Setup of build 92:
==> flow/design.v (excerpt) <==
module top_rx_surf(
	input 			clk,
	input 			rst_n,
	input 			data_rx,
	output			flag_en_1, 
	output [7:0]	addr_daohang_data,
	output [12:0]	data_rx_end_internet
    );
Size: roughly 1700 cells after synthesis, roughly 25 I/O pins, roughly 16000 sq um of cells after synthesis.
clock: 2.8 ns
lec_check: 0
abc_area: 1
cap_margin: 20
core_margin: 2
core_utilization: 72
cts_cluster_diameter: 393
cts_cluster_size: 15
hold_slack_margin: 0.3
place_density_lb_addon: 0.06
setup_slack_margin: -0.03
slew_margin: 20
run.sh (not shown) runs the stock make flow with config.mk's settings and CLKGATE_MAP_FILE=.
Build 92: flow complete, layout not clean; failing: negative setup slack
[inputs] build 28 vs build 92
- clearing SETUP_SLACK_MARGIN, which used to be -0.03
- clearing CTS_CLUSTER_SIZE, which used to be 15
- swapping 0.06 for 0.01 in PLACE_DENSITY_LB_ADDON
- clearing ABC_AREA, which used to be 1
- clearing CTS_CLUSTER_DIAMETER, which used to be 393
- swapping 72 for 69 in CORE_UTILIZATION
- clearing HOLD_SLACK_MARGIN, which used to be 0.3
- swapping 2.8 for 3.21 in the clock period (ns, I/O delays scaled along)
Results
FAIL for each of build 28 and build 92
Build 28: flow complete, layout not clean; failing: negative setup slack
Build 28 against build 92: part of the power in combinational logic saw a decrease; area fraction in compound gates after synthesis saw an increase; met1 layer wirelength in the final routing saw a decrease.
For build 46, these inputs were changed with respect to build 28:
- swapping 69 for 56 in CORE_UTILIZATION
- clearing PLACE_DENSITY_LB_ADDON, which used to be 0.01
- putting ABC_AREA at 1 where nothing was set
- putting SETUP_SLACK_MARGIN at 0.49 where nothing was set
- swapping 3.21 for 10.0 in the clock period (ns, I/O delays scaled along)
## What came out
Synthesized cell count | build 46 above build 28. The overall power in build 46 sits about 70% below the value recorded for build 28. Compared with build 28, in build 46 count of cell instances traversed by the critical path shows a reduction of 14; share of the clock period used by the worst path after layout fell by 81 points; number of cell instances after yosys synthesis went up by 433; number of buffers inserted by hold repair at cts has remained practically unchanged. Having completed the whole flow, build 46 delivered a layout that passed the timing, design-rule and antenna checks.
[inputs] build 84 vs build 46
- CORE_UTILIZATION now 69, was 56
- SETUP_SLACK_MARGIN no longer set, was 0.49
- ABC_AREA no longer set, was 1
- the clock period (ns, I/O delays scaled along) now 4.44, was 10.0
Results
Build 84 completed; timing, DRC and antenna clean
Build 46 → build 84: hold violation count in the final report ~0 delta; cell area -830 sq um; overall routed net length -about 2.4%; combinational share of cell area +1.8 points.
Relative to build 46, number of non-clock buffers in the layout has increased by 15% in build 84.
Lower routability congestion estimate goes to build 46 over build 84.
Between build 46 and build 84, the floorplan core density is higher for build 84.
Build 84 vs build 46, critical path depth went up by 14.

---

job 8078:
Starting RTL as in the previous note.
==> flow/config.mk <==
export PLATFORM = sky130hd
export DESIGN_NAME = top_rx_surf
export DESIGN_NICKNAME = top_rx_surf
export VERILOG_FILES = /design/flow/design.v
export SDC_FILE = /design/flow/constraint.sdc
export NUM_CORES = 4
export LEC_CHECK = 0
export CAP_MARGIN = 20
export CORE_MARGIN = 2
export CORE_UTILIZATION = 22
export CTS_CLUSTER_DIAMETER = 37
export CTS_CLUSTER_SIZE = 60
export GPL_TIMING_DRIVEN = 1
export MIN_ROUTING_LAYER = met1
export PLACE_DENSITY_LB_ADDON = 0.08
export SLEW_MARGIN = 20
export TNS_END_PERCENT = 100
==> flow/constraint.sdc <==
create_clock -name core_clock -period 7.79 [get_ports {clk}]
set_input_delay 1.5580 -clock core_clock [delete_from_list [all_inputs] [get_ports {clk}]]
set_output_delay 1.5580 -clock core_clock [all_outputs]
set_load 0.01 [all_outputs]
> inputs changed (job 8078 -> job 6597)
- a deleted TNS_END_PERCENT that had been 100
- a change of CORE_UTILIZATION from 22 to 62
- a deleted GPL_TIMING_DRIVEN that had been 1
- a deleted CTS_CLUSTER_DIAMETER that had been 37
- a deleted CTS_CLUSTER_SIZE that had been 60
- a deleted PLACE_DENSITY_LB_ADDON that had been 0.08
- a deleted MIN_ROUTING_LAYER that had been met1
- a change of the clock period (ns, I/O delays scaled along) from 7.79 to 9.07
Notes after the runs:
Detailed route, job 6597 vs job 8078: via total lower for job 6597. Job 8078 has higher routed wire length than job 6597. Taking job 8078 as the reference, in job 6597 insertion delay of the later-clocked pin in the worst-skew pair shows a reduction of 0.10 ns; power share of the combinational group increased by 0.7 points relative to the old numbers; power density over the cells shows a reduction of 36%; worst setup timing slack at the placement stage picked up an extra 1.31 ns. In the metrics for job 6597 and job 8078, the one carrying the higher first-iteration DRC count is job 6597. The lower final total power came out of job 6597. Going from job 8078 to job 6597, count of clock buffers in the final design shrinks by 53.
diff inputs: job 6597 => job 8377
- CTS_CLUSTER_DIAMETER: unset -> 397
- PLACE_DENSITY: unset -> 0.36
- ABC_AREA: unset -> 1
- CORE_UTILIZATION: 62 -> 72
- the clock period (ns, I/O delays scaled along): 9.07 -> 2.47
--- outcome ---
u_surf_internet_rx.data_rx_end_internet[88] as the end point of the critical path was reported by job 8377, and u_surf_internet_rx.data_rx_end_internet[89] by job 6597.
Taking job 6597 as the reference, in job 8377 height of the die now sits lower, final count of negative-setup-slack endpoints went up, final area saw an increase, wire length of the first global-routing pass rose by 70%.
Compared with job 6597, job 8377 shows a minimum period implied by the final worst setup slack that is 0.71 ns lower.
Job 8377 ended up with a lower minimum setup slack in the final design than job 6597 did.
Summary of the comparison: combinational share of power is higher in job 8377, relative to job 6597.
Job 8377 finished all stages; layout check result: FAIL, due to negative setup slack.
Looking at highest metal layer with signal wires, the met5 result is from job 8377; the met4 one comes from job 6597.

---

== run 1 ==
top_rx_surf again, from the RTL that the note above started with.
Design top_rx_surf, start of the top module:
module top_rx_surf(
	input 			clk,
	input 			rst_n,
	input 			data_rx,
	output			flag_en_1, 
	output [7:0]	addr_daohang_data,
	output [12:0]	data_rx_end_internet
    );
clock: 2.54 ns
lec_check: 0
abc_area: 1
cap_margin: 25
core_margin: 3
core_utilization: 70
cts_cluster_diameter: 186
min_routing_layer: met1
place_density_lb_addon: 0.09
slew_margin: 20
tns_end_percent: 5
Status run 1: flow complete, layout not clean - negative setup slack
The following lists how run 2 was set up differently from run 1:
==> flow/config.mk <==
export PLATFORM = sky130hd
export DESIGN_NAME = top_rx_surf
export DESIGN_NICKNAME = top_rx_surf
export VERILOG_FILES = /design/flow/design.v
export SDC_FILE = /design/flow/constraint.sdc
export NUM_CORES = 4
export LEC_CHECK = 0
export CAP_MARGIN = 20
export CORE_MARGIN = 2
export CORE_UTILIZATION = 72
export CTS_CLUSTER_DIAMETER = 377
export PLACE_DENSITY = 0.38
export SLEW_MARGIN = 20
==> flow/constraint.sdc <==
create_clock -name core_clock -period 9.07 [get_ports {clk}]
set_input_delay 1.8140 -clock core_clock [delete_from_list [all_inputs] [get_ports {clk}]]
set_output_delay 1.8140 -clock core_clock [all_outputs]
set_load 0.01 [all_outputs]
--- outcome ---
- Run 2 finished end to end and its layout was clean on timing, DRC and antenna.
- Relative to run 1, yosys-reported design area after synthesis has decreased by about 5% in run 2.
- Relative to run 1, the first-iteration DRC count of run 2 is lower by about 50%.
- Number of placed instances with taps included for run 2: 26% down relative to run 1
Edits applied to the flow inputs when going from run 2 to run 3:
-- flow/config.mk --
<<< run 2, line 8
export CAP_MARGIN = 20
export CORE_MARGIN = 2
export CORE_UTILIZATION = 72
export CTS_CLUSTER_DIAMETER = 377
export PLACE_DENSITY = 0.38
export SLEW_MARGIN = 20
>>> run 3, line 8
export CAP_MARGIN = 20
export CORE_MARGIN = 2
export CORE_UTILIZATION = 66
export SETUP_SLACK_MARGIN = 2.05
export SLEW_MARGIN = 20
==> flow/constraint.sdc <==
create_clock -name core_clock -period 8.38 [get_ports {clk}]
set_input_delay 1.6760 -clock core_clock [delete_from_list [all_inputs] [get_ports {clk}]]
set_output_delay 1.6760 -clock core_clock [all_outputs]
set_load 0.01 [all_outputs]
- Summary of the comparison: routed wire length on met3 is lower in run 3, relative to run 2.
- Compared run 3 vs run 2, and combinational share of cell area is up in run 3.
- Run 3 vs. run 2: power density over the cells saw an increase, part of the cycle the worst path needs +5.4 points.
Changes in run 4 relative to run 3:
-- flow/config.mk --
<<< run 3, line 8
export CAP_MARGIN = 20
export CORE_MARGIN = 2
export CORE_UTILIZATION = 66
export SETUP_SLACK_MARGIN = 2.05
export SLEW_MARGIN = 20
>>> run 4, line 8
export CAP_MARGIN = 20
export CORE_MARGIN = 2
export CORE_UTILIZATION = 70
export CTS_CLUSTER_DIAMETER = 190
export CTS_CLUSTER_SIZE = 15
export PLACE_DENSITY_LB_ADDON = 0.13
export SLEW_MARGIN = 20
==> flow/constraint.sdc <==
create_clock -name core_clock -period 2.54 [get_ports {clk}]
set_input_delay 0.5080 -clock core_clock [delete_from_list [all_inputs] [get_ports {clk}]]
set_output_delay 0.5080 -clock core_clock [all_outputs]
set_load 0.01 [all_outputs]
==> comparison <==
- Compared with run 3, maximum frequency in run 4 increased by more than 10%.
- Run 4 vs run 3: clock skew up
- Completing all stages was not enough for run 4: its layout failed the final checks because of negative setup slack.
- Weighted congestion at the end of routability-driven global placement ends up lower on run 3.
- Row final critical-path required period: run 4 lower / run 3 higher
- Delta (run 4 minus run 3): overall power now larger; cell area now larger; number of fillers in the final layout now smaller.
- Compared with run 3, run 4 shows number of vias after detailed routing that has gone up by more than 10%.
- Taking run 4 over run 3, the number of buffers created by CTS ratio works out to 0.78.

---

alpha:
Starting RTL as in the previous note.
make LEC_CHECK=0 CAP_MARGIN=20 CORE_MARGIN=2 CORE_UTILIZATION=40 SLEW_MARGIN=20 finish   # period 4.44 ns
alpha finished every step from synthesis to the final layout, and the layout passed the timing, design-rule and antenna checks.
The following lists how beta was set up differently from alpha:
Settings: putting CTS_CLUSTER_SIZE at 76 where nothing was set; putting ABC_AREA at 1 where nothing was set; putting PLACE_DENSITY_LB_ADDON at 0.01 where nothing was set; swapping 40 for 69 in CORE_UTILIZATION; swapping 4.44 for 2.53 in the clock period (ns, I/O delays scaled along).
--- outcome ---
beta ran in full, but the layout does not pass; the checks complain about setup timing. alpha finished every step from synthesis to the final layout, and the layout passed the timing, design-rule and antenna checks. Against alpha, post-synth design cell area in beta rose by a few percent. The sequential cell area in the final layout on beta is in line with that on alpha. Number of endpoints failing setup at the final stage, beta and alpha: lower on alpha. Relative to alpha, the core area measured on beta has decreased by more than a quarter. beta against alpha: sequential share of layout area fell by 6.7 points; combinational power saw an increase.
For gamma, these inputs were changed with respect to beta:
Settings: a change of CORE_UTILIZATION from 69 to 72; an added SETUP_SLACK_MARGIN of 1.03; a change of CAP_MARGIN from 20 to 0; an added HOLD_SLACK_MARGIN of 0.29; a change of the clock period (ns, I/O delays scaled along) from 2.53 to 3.6.
[summary]
- gamma finished every step from synthesis to the final layout, and the layout passed the timing, design-rule and antenna checks.
- Fmax: gamma above beta
- Compared with beta, in gamma path depth of the worst reg2reg path went up by 4, combinational cell power went down by 36%, worst hold slack went up by 0.0067 ns, met2 capacity usage during global routing went down by 0.54 points, worst setup slack went up by 1.11 ns.
- Diff beta -> gamma | clock network area share | decrease of 0.40 points
- Diff beta -> gamma | synthesis-to-layout area growth | decrease of 2.6 points
- Final total negative setup slack on gamma is up relative to beta.
- Looking at via count across beta and gamma, the one that comes out higher is beta.
## Diff of input files: delta against gamma
Settings: ABC_AREA: 1 -> unset; CORE_UTILIZATION: 72 -> 70; SETUP_SLACK_MARGIN: 1.03 -> unset; HOLD_SLACK_MARGIN: 0.29 -> unset; CAP_MARGIN: 0 -> 20; PLACE_DENSITY_LB_ADDON: 0.01 -> 0.06; CTS_CLUSTER_DIAMETER: unset -> 150; CTS_CLUSTER_SIZE: 76 -> 15; the clock period (ns, I/O delays scaled along): 3.6 -> 2.49.
Results
In delta the implementation completed, yet the final layout does not meet the checks, the culprit being setup timing.
Taking delta as 1.0, gamma lands at 1.07 on final cell area excluding filler cells.
Between delta and gamma, it is delta whose count of clock-buffer cells in the layout is higher, by 2.
Non-filler instance count after layout in delta vs gamma: down 387
Compared with gamma, delta shows a clock network fraction of design power that is 8.6 points lower.
Lower weighted congestion at the end of routability-driven global placement among gamma and delta: delta
Against gamma, delta comes in about 30% higher on total power per unit cell area.
Diff gamma -> delta: final hold slack essentially unchanged; die width decreased 1.0%.
delta vs gamma on first-pass GRT wire length: delta is the lower one.
gamma → delta: number of DRC violations after detailed-routing iteration 0 lost about 53%; chip area estimate from yosys synthesis now smaller.
Here is what was changed in the inputs of epsilon compared with delta.
Settings: a change of CORE_UTILIZATION from 70 to 57; a change of CTS_CLUSTER_SIZE from 15 to 29; a deleted CTS_CLUSTER_DIAMETER that had been 150; a deleted PLACE_DENSITY_LB_ADDON that had been 0.06; a change of the clock period (ns, I/O delays scaled along) from 2.49 to 6.86.
==> comparison <==
- Per the final summary, epsilon finished and its layout is clean on timing, DRC and antenna.
- Diff delta -> epsilon | global-route wire length before repair | down by more than 10%
- On leakage power of the design: between epsilon and delta, it ends up higher for delta.
- Diff delta -> epsilon: post-route cell area decreased by about 5.4% relative to the old numbers, clock group share of total power increased by 9.3 points relative to the old numbers.
Power is estimated from default activity; no workload was simulated.
